==> flow/design.v (excerpt) <==
module uart_pwm_top (
    input  wire        clk,         
    input  wire        rst_n,       
    input  wire        uart_rx,     
    output wire [8:0]  pwm_out,     
    output wire [6:0] seg0,
    output wire [6:0] seg1,
    output wire [6:0] seg2,
    output wire [6:0] seg3,
    output wire [3:0] pkt_count
);
export LEC_CHECK = 0
export CAP_MARGIN = 0
export CORE_MARGIN = 2
export CORE_UTILIZATION = 65
export CTS_CLUSTER_DIAMETER = 29
export MAX_ROUTING_LAYER = met4
export SETUP_SLACK_MARGIN = 4.46
export SLEW_MARGIN = 20
export TNS_END_PERCENT = 5
create_clock -name core_clock -period 18.0 [get_ports {clk}]
run.sh (not shown) runs the stock make flow with config.mk's settings and CLKGATE_MAP_FILE=.
Change:
==> flow/config.mk (replaced) <==
export PLATFORM = sky130hd
export DESIGN_NAME = uart_pwm_top
export DESIGN_NICKNAME = uart_pwm_top
export VERILOG_FILES = /design/flow/design.v
export SDC_FILE = /design/flow/constraint.sdc
export NUM_CORES = 4
export LEC_CHECK = 0
export CAP_MARGIN = 20
export CORE_MARGIN = 2
export CORE_UTILIZATION = 69
export SLEW_MARGIN = 20
==> flow/constraint.sdc (replaced) <==
create_clock -name core_clock -period 6.82 [get_ports {clk}]
set_input_delay 1.3640 -clock core_clock [delete_from_list [all_inputs] [get_ports {clk}]]
set_output_delay 1.3640 -clock core_clock [all_outputs]
set_load 0.01 [all_outputs]
Effect:
- The new run finished clean
- wire length decreases by a little under a tenth
- worst setup slack loses 8.9 ns
- design area came out lower by a little under a tenth
- total power went up by well over a third
- global-route usage went down by 2.0 points
- clock power is higher by well over a third
- count of clock-buffer cells in the layout is lower by 35
Change:
--- a/flow/config.mk
+++ b/flow/config.mk
@@ -9,3 +9,3 @@
 export CORE_MARGIN = 2
-export CORE_UTILIZATION = 69
+export CORE_UTILIZATION = 40
 export SLEW_MARGIN = 20
Outcome: The changed run passed the timing, design-rule and antenna checks; global-route usage goes down by 12 points; fmax goes up by 2.6%; clock skew goes up by 0.0052 ns; design area goes up by 1.9%.
Change:
--- a/flow/config.mk
+++ b/flow/config.mk
@@ -7,5 +7,14 @@
 export LEC_CHECK = 0
-export CAP_MARGIN = 20
-export CORE_MARGIN = 2
-export CORE_UTILIZATION = 40
+export ABC_AREA = 0
+export CAP_MARGIN = 5
+export CELL_PAD_IN_SITES_GLOBAL_PLACEMENT = 2
+export CORE_ASPECT_RATIO = 0.7
+export CORE_MARGIN = 8
+export CORE_UTILIZATION = 16
+export CTS_CLUSTER_DIAMETER = 64
+export CTS_CLUSTER_SIZE = 23
+export GPL_TIMING_DRIVEN = 0
+export MAX_ROUTING_LAYER = met5
+export PLACE_DENSITY = 0.78
 export SLEW_MARGIN = 20
+export TNS_END_PERCENT = 60
The new run finished with timing, DRC and antenna clean.
Hold slack hardly moves.
Critical path depth does not change.
Flip-flop count is unchanged.
Worst setup slack got worse by 0.078 ns.
Total power is lower by roughly a tenth.
Die size is higher to 2.6 times its value.
Core utilization is lower by 27 points.
Combinational power is higher by roughly a tenth.
Maximum frequency is lower slightly.
First-iteration DRC count is lower by about a fifth.
Design area is higher by a few percent.
Change:
==> flow/config.mk (replaced) <==
export PLATFORM = sky130hd
export DESIGN_NAME = uart_pwm_top
export DESIGN_NICKNAME = uart_pwm_top
export VERILOG_FILES = /design/flow/design.v
export SDC_FILE = /design/flow/constraint.sdc
export NUM_CORES = 4
export LEC_CHECK = 0
export CAP_MARGIN = 20
export CORE_MARGIN = 2
export CORE_UTILIZATION = 71
export PLACE_DENSITY_LB_ADDON = 0.0
export SETUP_SLACK_MARGIN = 0.59
export SLEW_MARGIN = 20
==> flow/constraint.sdc (replaced) <==
create_clock -name core_clock -period 3.79 [get_ports {clk}]
set_input_delay 0.7580 -clock core_clock [delete_from_list [all_inputs] [get_ports {clk}]]
set_output_delay 0.7580 -clock core_clock [all_outputs]
set_load 0.01 [all_outputs]
What happened: Global-route usage climbs by 25 points; final cell count drops by well over a third; synthesized area does not change.

--- another note on this design; it stands on its own ---

## uart_pwm_top
module uart_pwm_top (
    input  wire        clk,         
    input  wire        rst_n,       
    input  wire        uart_rx,     
    output wire [8:0]  pwm_out,     
    output wire [6:0] seg0,
    output wire [6:0] seg1,
    output wire [6:0] seg2,
    output wire [6:0] seg3,
    output wire [3:0] pkt_count
);
Size in the first run: roughly 2000 cells after synthesis, about 350 flip-flops, ~44 I/O pins, roughly 17000 um2 of cells after synthesis.
Settings: LEC_CHECK=0, ABC_AREA=1, CAP_MARGIN=20, CORE_ASPECT_RATIO=1.18, CORE_MARGIN=2, CORE_UTILIZATION=72, CTS_CLUSTER_SIZE=15, PLACE_DENSITY_LB_ADDON=0.02, SETUP_SLACK_MARGIN=1.11, SLEW_MARGIN=20; clock period 3.79 ns.
run.sh (not shown) runs the stock make flow with config.mk's settings and CLKGATE_MAP_FILE=.
Then changed:
- CAP_MARGIN: 20 -> 0
- CORE_ASPECT_RATIO: 1.18 -> default
- PLACE_DENSITY_LB_ADDON: 0.02 -> 0.06
- SETUP_SLACK_MARGIN: 1.11 -> 1.12
=>
- The new run produced a clean layout
- final area barely changes
- die size hardly moves
- sequential cell count stays the same
- sequential power stays flat
- count of clock-buffer cells in the layout went up by 4
- routed wire length came out higher by about 0.6%
- final cell count hardly moves
- power goes down by 1.7%
Then changed:
- CTS_CLUSTER_DIAMETER: default -> 36
- CTS_CLUSTER_SIZE: 15 -> 14
- GPL_ROUTABILITY_DRIVEN: default -> 0
- PLACE_DENSITY_LB_ADDON: 0.06 -> 0.16
Fmax came out lower by 4.3%.
Worst setup slack is worse by 120 ps.
Via count goes up by about 4%.
Register-to-register slack is worse by 110 ps.
Then changed:
- CAP_MARGIN: 0 -> 20
- CTS_CLUSTER_DIAMETER: 36 -> 308
- CTS_CLUSTER_SIZE: 14 -> 10
- GPL_ROUTABILITY_DRIVEN: 0 -> default
- PLACE_DENSITY_LB_ADDON: 0.16 -> 0.12
- SETUP_SLACK_MARGIN: 1.12 -> 1.13
Register-to-register slack is worse by 150 ps.
Die area does not change.
Worst hold slack is better by 100 ps.
Count of clock-buffer cells in the layout does not change.
Power fell by 10%.
Core utilization fell by 1.5 points.
Cell area fell by 1.8%.
Synthesized cell count does not change.
Then changed:
- ABC_AREA: 1 -> default
- CTS_CLUSTER_DIAMETER: 308 -> default
- CTS_CLUSTER_SIZE: 10 -> 49
- PLACE_DENSITY_LB_ADDON: 0.12 -> 0.0
- SETUP_SLACK_MARGIN: 1.13 -> 1.09
Outcome: Register-to-register slack gains 90 ps; design area is higher by 1.2%; sequential power hardly moves; first-iteration DRC count came out lower by 31%; synthesized cell count is lower by 19%; clock skew barely changes; wire length falls by 9.8%; final cell count shrinks by 16%; global-route usage fell by 3.9 points; die area is higher by 1.1%.

Starting RTL as in the previous note.
make LEC_CHECK=0 CAP_MARGIN=0 CORE_MARGIN=2 CORE_UTILIZATION=65 HOLD_SLACK_MARGIN=-0.1 MAX_ROUTING_LAYER=met4 SETUP_SLACK_MARGIN=4.46 SLEW_MARGIN=20 TNS_END_PERCENT=5 finish   # period 18.0 ns
The baseline passed the timing, design-rule and antenna checks.
Next try:
- CAP_MARGIN: 0 -> 20
- CORE_UTILIZATION: 65 -> 40
- HOLD_SLACK_MARGIN: -0.1 -> not set
- MAX_ROUTING_LAYER: met4 -> not set
- SETUP_SLACK_MARGIN: 4.46 -> not set
- TNS_END_PERCENT: 5 -> not set
- clock period: 18.0 -> 4.36 ns (I/O delays scaled with it)
What happened: Via count falls by 3.4%; clock-buffer cell count is unchanged; global-route usage shrinks by 13 points; total power rises to 3.9 times its value.
Next try:
- CAP_MARGIN: 20 -> 25
- CELL_PAD_IN_SITES_DETAIL_PLACEMENT: not set -> 1
- GPL_TIMING_DRIVEN: not set -> 0
- clock period: 4.36 -> 20.0 ns (I/O delays scaled with it)
Result:
- sequential cell count is unchanged
- setup slack is better by 12 ns
- core utilization is higher by 0.89 points
- routed wire length is higher by 23%
- clock-buffer cell count is lower by 2
- cell area is higher by 1.9%
Power and IR drop assume default switching activity.
